==> flow/design.v <==
module processor
(
	output reg w_en,
	output reg done,
	output reg [7:0] addr,
	output reg [31:0] data_out,
	input clk,
	input rst_n,
	input start,
	input [31:0] data_in
);
	parameter RESET = 3'd0;
	parameter READ_DATA = 3'd1;
	parameter READ_INSTRUCTON = 3'd2;
	parameter DELAY = 3'd3;
	parameter EXECUTE = 3'd4;
	parameter ADD = 3'd0;
	parameter SUB = 3'd1;
	parameter MUL = 3'd2;
	parameter TR = 3'd3;
	parameter DET = 3'd4;
	reg [2:0] cs,ns;
	reg [1:0] read_data_counter;
	reg [3:0] a11,a12,a21,a22,b11,b12,b21,b22;
	always@(posedge clk or negedge rst_n)begin
		if(~rst_n) cs <= RESET;
		else cs <= ns;
	end
	always@(*)begin
		case(cs)
			RESET : ns = (start & rst_n) ? READ_DATA : RESET;
			READ_DATA : ns = (read_data_counter == 2) ? READ_INSTRUCTON : READ_DATA;
			READ_INSTRUCTON : ns = DELAY;
			DELAY : ns = EXECUTE;
			EXECUTE : ns = RESET;
			default : ns = RESET;
		endcase
	end
	always@(posedge clk or negedge rst_n)begin
		if(~rst_n)begin
			done <= 0;
			w_en <= 0;
			addr <= 8'd255;
			data_out <= 0;
			read_data_counter <= 0;
			a11 <= 0;
			a12 <= 0;
			a21 <= 0; 
			a22 <= 0;
			b11 <= 0;
			b12 <= 0;
			b21 <= 0;
			b22 <= 0;	
		end
		else begin
			case(ns)
				RESET : begin
					done <= 0;
					w_en <= 0;
					addr <= 8'd255;
					data_out <= 0;
					read_data_counter <= 0;
					a11 <= 0;
					a12 <= 0;
					a21 <= 0; 
					a22 <= 0;
					b11 <= 0;
					b12 <= 0;
					b21 <= 0;
					b22 <= 0;
				end
				READ_DATA : begin
					done <= 0;
					w_en <= 0;
					addr <= 8'd255;
					data_out <= 0;
					read_data_counter <= read_data_counter + 1;
					a11 <= data_in[3:0];
					a12 <= data_in[7:4];
					a21 <= data_in[11:8]; 
					a22 <= data_in[15:12];
					b11 <= data_in[19:16];
					b12 <= data_in[23:20];
					b21 <= data_in[27:24];
					b22 <= data_in[31:28];
				end
				READ_INSTRUCTON : begin
					done <= 0;
					w_en <= 0;
					addr <= 0;
					data_out <= 0;
					read_data_counter <= 0;
					a11 <= a11;
					a12 <= a12;
					a21 <= a21; 
					a22 <= a22;
					b11 <= b11;
					b12 <= b12;
					b21 <= b21;
					b22 <= b22;
				end
				DELAY : begin
					done <= done;
					w_en <= w_en;
					addr <= addr;
					data_out <= 0;
					read_data_counter <= 0;
					a11 <= a11;
					a12 <= a12;
					a21 <= a21; 
					a22 <= a22;
					b11 <= b11;
					b12 <= b12;
					b21 <= b21;
					b22 <= b22;
				end
				EXECUTE : begin
					addr <= data_in[7:0];
					read_data_counter <= read_data_counter;
					a11 <= a11;
					a12 <= a12;
					a21 <= a21; 
					a22 <= a22;
					b11 <= b11;
					b12 <= b12;
					b21 <= b21;
					b22 <= b22;
					case(data_in[31:29])
						ADD : begin
							done <= 1;
							w_en <= 1;
							data_out [7:0] <= $signed(a11) + $signed(b11);
							data_out [15:8] <= $signed(a12) + $signed(b12);
							data_out [23:16] <= $signed(a21) + $signed(b21);
							data_out [31:24] <= $signed(a22) + $signed(b22);
						end
						SUB : begin
							done <= 1;
							w_en <= 1;
							data_out [7:0] <= $signed(a11) - $signed(b11);
							data_out [15:8] <= $signed(a12) - $signed(b12);
							data_out [23:16] <= $signed(a21) - $signed(b21);
							data_out [31:24] <= $signed(a22) - $signed(b22);
						end
						MUL : begin
							done <= 1;
							w_en <= 1;
							data_out [7:0] <= ($signed(a11) * $signed(b11)) + ($signed(a12) * $signed(b21));
							data_out [15:8] <= ($signed(a11) * $signed(b12)) + ($signed(a12) * $signed(b22));
							data_out [23:16] <= ($signed(a21) * $signed(b11)) + ($signed(a22) * $signed(b21));
							data_out [31:24] <= ($signed(a21) * $signed(b12)) + ($signed(a22) * $signed(b22));
						end
						TR : begin
							done <= 1;
							w_en <= 1;
							data_out [7:0] <= {a11[3],a11[3],a11[3],a11[3],a11};
							data_out [15:8] <= {a21[3],a21[3],a21[3],a21[3],a21};
							data_out [23:16] <= {a12[3],a12[3],a12[3],a12[3],a12};
							data_out [31:24] <= {a22[3],a22[3],a22[3],a22[3],a22};
						end
						DET : begin
							done <= 1;
							w_en <= 1;
							data_out <= ($signed(a11) * $signed(a22)) - ($signed(a12) * $signed(a21));
						end
						default : begin
							done <= 0;
							w_en <= 0;
						end
					endcase
				end
			endcase
		end
	end
endmodule
make LEC_CHECK=0 CAP_MARGIN=20 CORE_MARGIN=3 CORE_UTILIZATION=50 CTS_CLUSTER_DIAMETER=301 CTS_CLUSTER_SIZE=100 HOLD_SLACK_MARGIN=-0.06 PLACE_DENSITY=0.37 SLEW_MARGIN=20 TNS_END_PERCENT=10 finish   # period 7.0 ns
run.sh (not shown) runs the stock make flow with config.mk's settings and CLKGATE_MAP_FILE=.
Next try:
Settings changed: CORE_MARGIN 3 to 2, CORE_UTILIZATION 50 to 25, CTS_CLUSTER_DIAMETER 301 to default, CTS_CLUSTER_SIZE 100 to default, HOLD_SLACK_MARGIN -0.06 to default, PLACE_DENSITY 0.37 to default, TNS_END_PERCENT 10 to default.
Clock period 7.0 ns to 5.61 ns, I/O delays scaled along.
What happened: Core utilization is lower by 27 points. Via count is higher by 3.7%.


// processor: RTL as listed in full above, without the edits since
Settings: LEC_CHECK=0, CAP_MARGIN=20, CORE_MARGIN=2, CORE_UTILIZATION=72, CTS_CLUSTER_DIAMETER=28, CTS_CLUSTER_SIZE=14, HOLD_SLACK_MARGIN=-0.05, MAX_ROUTING_LAYER=met4, PLACE_DENSITY_LB_ADDON=0.24, SETUP_SLACK_MARGIN=1.18, SLEW_MARGIN=20, TNS_END_PERCENT=5; clock period 4.88 ns.
==> next run, changes <==
==> flow/config.mk (replaced) <==
export PLATFORM = sky130hd
export DESIGN_NAME = processor
export DESIGN_NICKNAME = processor
export VERILOG_FILES = /design/flow/design.v
export SDC_FILE = /design/flow/constraint.sdc
export NUM_CORES = 4
export LEC_CHECK = 0
export CAP_MARGIN = 15
export CORE_MARGIN = 2
export CORE_UTILIZATION = 72
export CTS_CLUSTER_DIAMETER = 28
export SETUP_SLACK_MARGIN = 1.26
export SLEW_MARGIN = 20
export TNS_END_PERCENT = 5
==> flow/constraint.sdc (replaced) <==
create_clock -name core_clock -period 4.68 [get_ports {clk}]
set_input_delay 0.9360 -clock core_clock [delete_from_list [all_inputs] [get_ports {clk}]]
set_output_delay 0.9360 -clock core_clock [all_outputs]
set_load 0.01 [all_outputs]
Result: The new run reached the layout checks and failed them: negative setup slack; worst setup slack is worse by 250 ps; die area stays the same; non-clock buffer count increases by 11; register-to-register slack degrades by 250 ps; critical path depth went up by 1; clock-buffer cell count goes up by 2; worst hold slack degrades by 4.0 ps; global-route usage falls by 4.0 points; routed wire length falls by 4.5%.
==> next run, changes <==
--- a/flow/config.mk
+++ b/flow/config.mk
@@ -6,9 +6,11 @@
 export NUM_CORES = 4
 export LEC_CHECK = 0
-export CAP_MARGIN = 15
+export ABC_AREA = 1
+export CAP_MARGIN = 20
 export CORE_MARGIN = 2
 export CORE_UTILIZATION = 72
 export CTS_CLUSTER_DIAMETER = 28
-export SETUP_SLACK_MARGIN = 1.26
+export MAX_ROUTING_LAYER = met4
+export PLACE_DENSITY_LB_ADDON = 0.2
+export SETUP_SLACK_MARGIN = 1.18
 export SLEW_MARGIN = 20
-export TNS_END_PERCENT = 5
==> flow/constraint.sdc (replaced) <==
create_clock -name core_clock -period 4.88 [get_ports {clk}]
set_input_delay 0.9760 -clock core_clock [delete_from_list [all_inputs] [get_ports {clk}]]
set_output_delay 0.9760 -clock core_clock [all_outputs]
set_load 0.01 [all_outputs]
What happened: This time the run finished clean; sequential share of layout area came out lower by 1.1 points; wire length increases by 19%; first-iteration DRC count came out higher by 34%; setup slack gains 330 ps; worst hold slack degrades by 13 ps; via count increases by 21%; utilization came out higher by 0.84 points.
==> next run, changes <==
==> flow/config.mk (replaced) <==
export PLATFORM = sky130hd
export DESIGN_NAME = processor
export DESIGN_NICKNAME = processor
export VERILOG_FILES = /design/flow/design.v
export SDC_FILE = /design/flow/constraint.sdc
export NUM_CORES = 4
export LEC_CHECK = 0
export CAP_MARGIN = 20
export CORE_MARGIN = 2
export CORE_UTILIZATION = 40
export SLEW_MARGIN = 20
==> flow/constraint.sdc (replaced) <==
create_clock -name core_clock -period 5.61 [get_ports {clk}]
set_input_delay 1.1220 -clock core_clock [delete_from_list [all_inputs] [get_ports {clk}]]
set_output_delay 1.1220 -clock core_clock [all_outputs]
set_load 0.01 [all_outputs]
After rerunning: Area after synthesis came out lower by 7.3%. Worst setup slack is worse by 43 ps. Critical path depth came out lower by 3. Via count came out lower by 23%. Cell count came out lower by 13%. First-iteration DRC count came out lower by 40%. Sequential share of layout area came out higher by 1.4 points.


## job 8667
Starts from the design.v that is shown in full above.
Settings: LEC_CHECK=0, CAP_MARGIN=20, CORE_MARGIN=2, CORE_UTILIZATION=71, CTS_CLUSTER_DIAMETER=102, CTS_CLUSTER_SIZE=32, GPL_ROUTABILITY_DRIVEN=0, GPL_TIMING_DRIVEN=1, PLACE_DENSITY_LB_ADDON=0.24, SLEW_MARGIN=20; clock period 4.46 ns.
The layout from job 8667, despite a flow that completed every stage, fails the layout checks, with the failing checks listed as negative setup slack.
--- input diff job 8667..job 3772 ---
Settings: SETUP_SLACK_MARGIN now 2.16, previously not set; CTS_CLUSTER_DIAMETER now 298, was 102; PLACE_DENSITY now 0.42, previously not set; ABC_AREA now 1, previously not set; PLACE_DENSITY_LB_ADDON no longer set, was 0.24; CTS_CLUSTER_SIZE now 98, was 32; the clock period (ns, I/O delays scaled along) now 7.21, was 4.46.
Results
Global-route usage over all layers: job 8667 and job 3772 compared, lower one is job 3772. Compared with job 8667, job 3772 shows a cell depth of the worst setup path that is 4 higher. Netlist area before placement on job 3772 is up relative to job 8667. Summary of job 8667 and job 3772: one run falls short of a clean finish, namely job 8667. Layout checks on job 8667: not met. Flow itself completed; violations: negative setup slack. On smallest setup slack after layout, job 8667 loses to job 3772. From job 8667 to job 3772 the numbers moved as follows: final core utilization -6.0 points; synthesized instance count shows an increase of 30%; routed wire length now sits lower; first-pass GRT wire length decreased 3100 microns.
The inputs of job 9328 differ from those of job 3772 as listed below.
Settings: clearing ABC_AREA, which used to be 1; swapping 298 for 211 in CTS_CLUSTER_DIAMETER; clearing PLACE_DENSITY, which used to be 0.42; swapping 2.16 for 1.96 in SETUP_SLACK_MARGIN; swapping 71 for 54 in CORE_UTILIZATION; putting PLACE_DENSITY_LB_ADDON at 0.29 where nothing was set.
Results
- Job 9328: no failed stages, no open violations at the end
- Compared with job 3772, job 9328 improves violation count after the first detailed-routing iteration.
- Taking job 3772 as the reference, in job 9328 flip-flop and latch count after synthesis saw little to no change; final critical-path required period picked up an extra 0.22 ns; area after synthesis saw a decrease.
[inputs] job 7148 vs job 9328
Settings: clearing SETUP_SLACK_MARGIN, which used to be 1.96; putting PLACE_DENSITY at 0.37 where nothing was set; clearing CTS_CLUSTER_SIZE, which used to be 98; swapping 211 for 102 in CTS_CLUSTER_DIAMETER; clearing PLACE_DENSITY_LB_ADDON, which used to be 0.29; swapping 54 for 58 in CORE_UTILIZATION; swapping 7.21 for 4.46 in the clock period (ns, I/O delays scaled along).
### Flow results
- Status job 7148: flow complete, layout not clean - negative setup slack
- Compared with job 9328, job 7148 shows a higher total routed wire length on the met1 layer.
- Diff job 9328 -> job 7148: area of placed instances +about 6.5%.
- On routed length per placed instance: between job 9328 and job 7148, it ends up higher for job 9328.
- Taking job 9328 as the reference, in job 7148 register share of the cell area fell 1.1 points; wire length of the first global-routing pass has increased; combinational share of cell area went down 2.5 points; post-cts resize count up 1.
- From job 7148 to job 9328, number of instances in the synthesized netlist did not move at all.
- Critical path startpoint = a21[1]: job 9328; critical path startpoint = a11[3]: job 7148
- Setup slack (job 7148 over job 9328): decrease, 2.24 ns
- Die extent in x: job 7148 vs job 9328 down 3.4%


Setup of wip/nickel:
RTL: the design.v shown in full above, as it stands there.
export LEC_CHECK = 0
export CAP_MARGIN = 15
export CORE_MARGIN = 6
export CORE_UTILIZATION = 40
export CTS_CLUSTER_DIAMETER = 347
export SETUP_SLACK_MARGIN = 1.73
export SLEW_MARGIN = 20
create_clock -name core_clock -period 7.0 [get_ports {clk}]
The flow did not stop early for wip/nickel: all stages ran, and the layout cleared the timing, DRC and antenna checks.
The following lists how wip/lagoon was set up differently from wip/nickel:
- changing CORE_MARGIN from 6 to 3
- setting HOLD_SLACK_MARGIN to -0.06 for the first time
- setting CORE_ASPECT_RATIO to 0.5 for the first time
- changing CORE_UTILIZATION from 40 to 50
- removing SETUP_SLACK_MARGIN (formerly 1.73)
- changing CTS_CLUSTER_DIAMETER from 347 to 303
- setting CTS_CLUSTER_SIZE to 100 for the first time
- changing CAP_MARGIN from 15 to 20
- setting PLACE_DENSITY to 0.37 for the first time
Notes after the runs:
- wip/nickel ran to completion and came out clean on the timing, DRC and antenna checks.
- Per the final summary, wip/lagoon finished and its layout is clean on timing, DRC and antenna.
- On wip/lagoon: post-route clock period utilization is 9.0 points higher than what wip/nickel gave.
- Changes observed in wip/lagoon relative to wip/nickel: critical path depth in cells went up 1, number of flip-flops and latches held, proportion of cell area occupied by multi-input gates went up 0.61 points.
- Of the two candidates, wip/nickel has the better setup slack and wip/lagoon the worse one.
For wip/quartz, these inputs were changed with respect to wip/lagoon:
- an added SETUP_SLACK_MARGIN of 1.73
- a deleted CTS_CLUSTER_SIZE that had been 100
- an added GPL_TIMING_DRIVEN of 0
- a deleted HOLD_SLACK_MARGIN that had been -0.06
- a change of CTS_CLUSTER_DIAMETER from 303 to 347
- an added MIN_ROUTING_LAYER of met2
- a deleted CORE_ASPECT_RATIO that had been 0.5
- a deleted PLACE_DENSITY that had been 0.37
- a change of CORE_MARGIN from 3 to 4
- a change of CORE_UTILIZATION from 50 to 40
- a change of CAP_MARGIN from 20 to 15
Notes after the runs:
The higher fraction of the core area occupied by cells at floorplan of wip/lagoon and wip/quartz is in wip/lagoon.
In the tables for wip/lagoon and wip/quartz, actual slew at the worst max-slew pin reads higher with wip/lagoon.
Compared with wip/lagoon, wip/quartz ends up with a larger final cell area.
wip/quartz vs. wip/lagoon: detailed-placement wirelength estimate went up by about 2.8%.
The worst slew margin relative to its limit in wip/quartz was higher than what wip/lagoon gave.
Fmax | wip/quartz vs wip/lagoon | wip/quartz faster
Max number of vias per cell across wip/lagoon and wip/quartz: wip/quartz
Comparing wip/lagoon and wip/quartz, the lower largest stage delay on the critical path was measured on wip/lagoon.


RTL: the design.v shown in full above, as it stands there.
Settings: LEC_CHECK=0, ABC_AREA=1, CAP_MARGIN=20, CORE_MARGIN=3, CORE_UTILIZATION=50, CTS_CLUSTER_DIAMETER=279, CTS_CLUSTER_SIZE=100, HOLD_SLACK_MARGIN=-0.06, PLACE_DENSITY=0.37, SETUP_SLACK_MARGIN=2.04, SLEW_MARGIN=20; clock period 7.0 ns.
Next try:
--- a/flow/config.mk
+++ b/flow/config.mk
@@ -7,7 +7,6 @@
 export LEC_CHECK = 0
-export ABC_AREA = 1
 export CAP_MARGIN = 20
 export CORE_MARGIN = 3
-export CORE_UTILIZATION = 50
-export CTS_CLUSTER_DIAMETER = 279
+export CORE_UTILIZATION = 54
+export CTS_CLUSTER_DIAMETER = 307
 export CTS_CLUSTER_SIZE = 100
@@ -15,3 +14,3 @@
 export PLACE_DENSITY = 0.37
-export SETUP_SLACK_MARGIN = 2.04
 export SLEW_MARGIN = 20
+export TNS_END_PERCENT = 15
Effect: Core utilization came out higher by 4.9 points. Cell area decreases by a little under a tenth. Worst setup slack gets worse by 0.76 ns.
Next try:
--- a/flow/config.mk
+++ b/flow/config.mk
@@ -9,4 +9,4 @@
 export CORE_MARGIN = 3
-export CORE_UTILIZATION = 54
-export CTS_CLUSTER_DIAMETER = 307
+export CORE_UTILIZATION = 50
+export CTS_CLUSTER_DIAMETER = 101
 export CTS_CLUSTER_SIZE = 100
@@ -15,2 +15 @@
 export SLEW_MARGIN = 20
-export TNS_END_PERCENT = 15
Area after synthesis does not change.
Sequential share of layout area is about the same.
Die size came out higher by about 8%.
Routed wire length came out higher by about 1.4%.
Clock skew stays flat.
Maximum frequency climbs by about 0.4%.
Critical path depth does not change.
Synthesized cell count is unchanged.
Setup slack is better by 0.021 ns.
Count of clock-buffer cells in the layout stays the same.
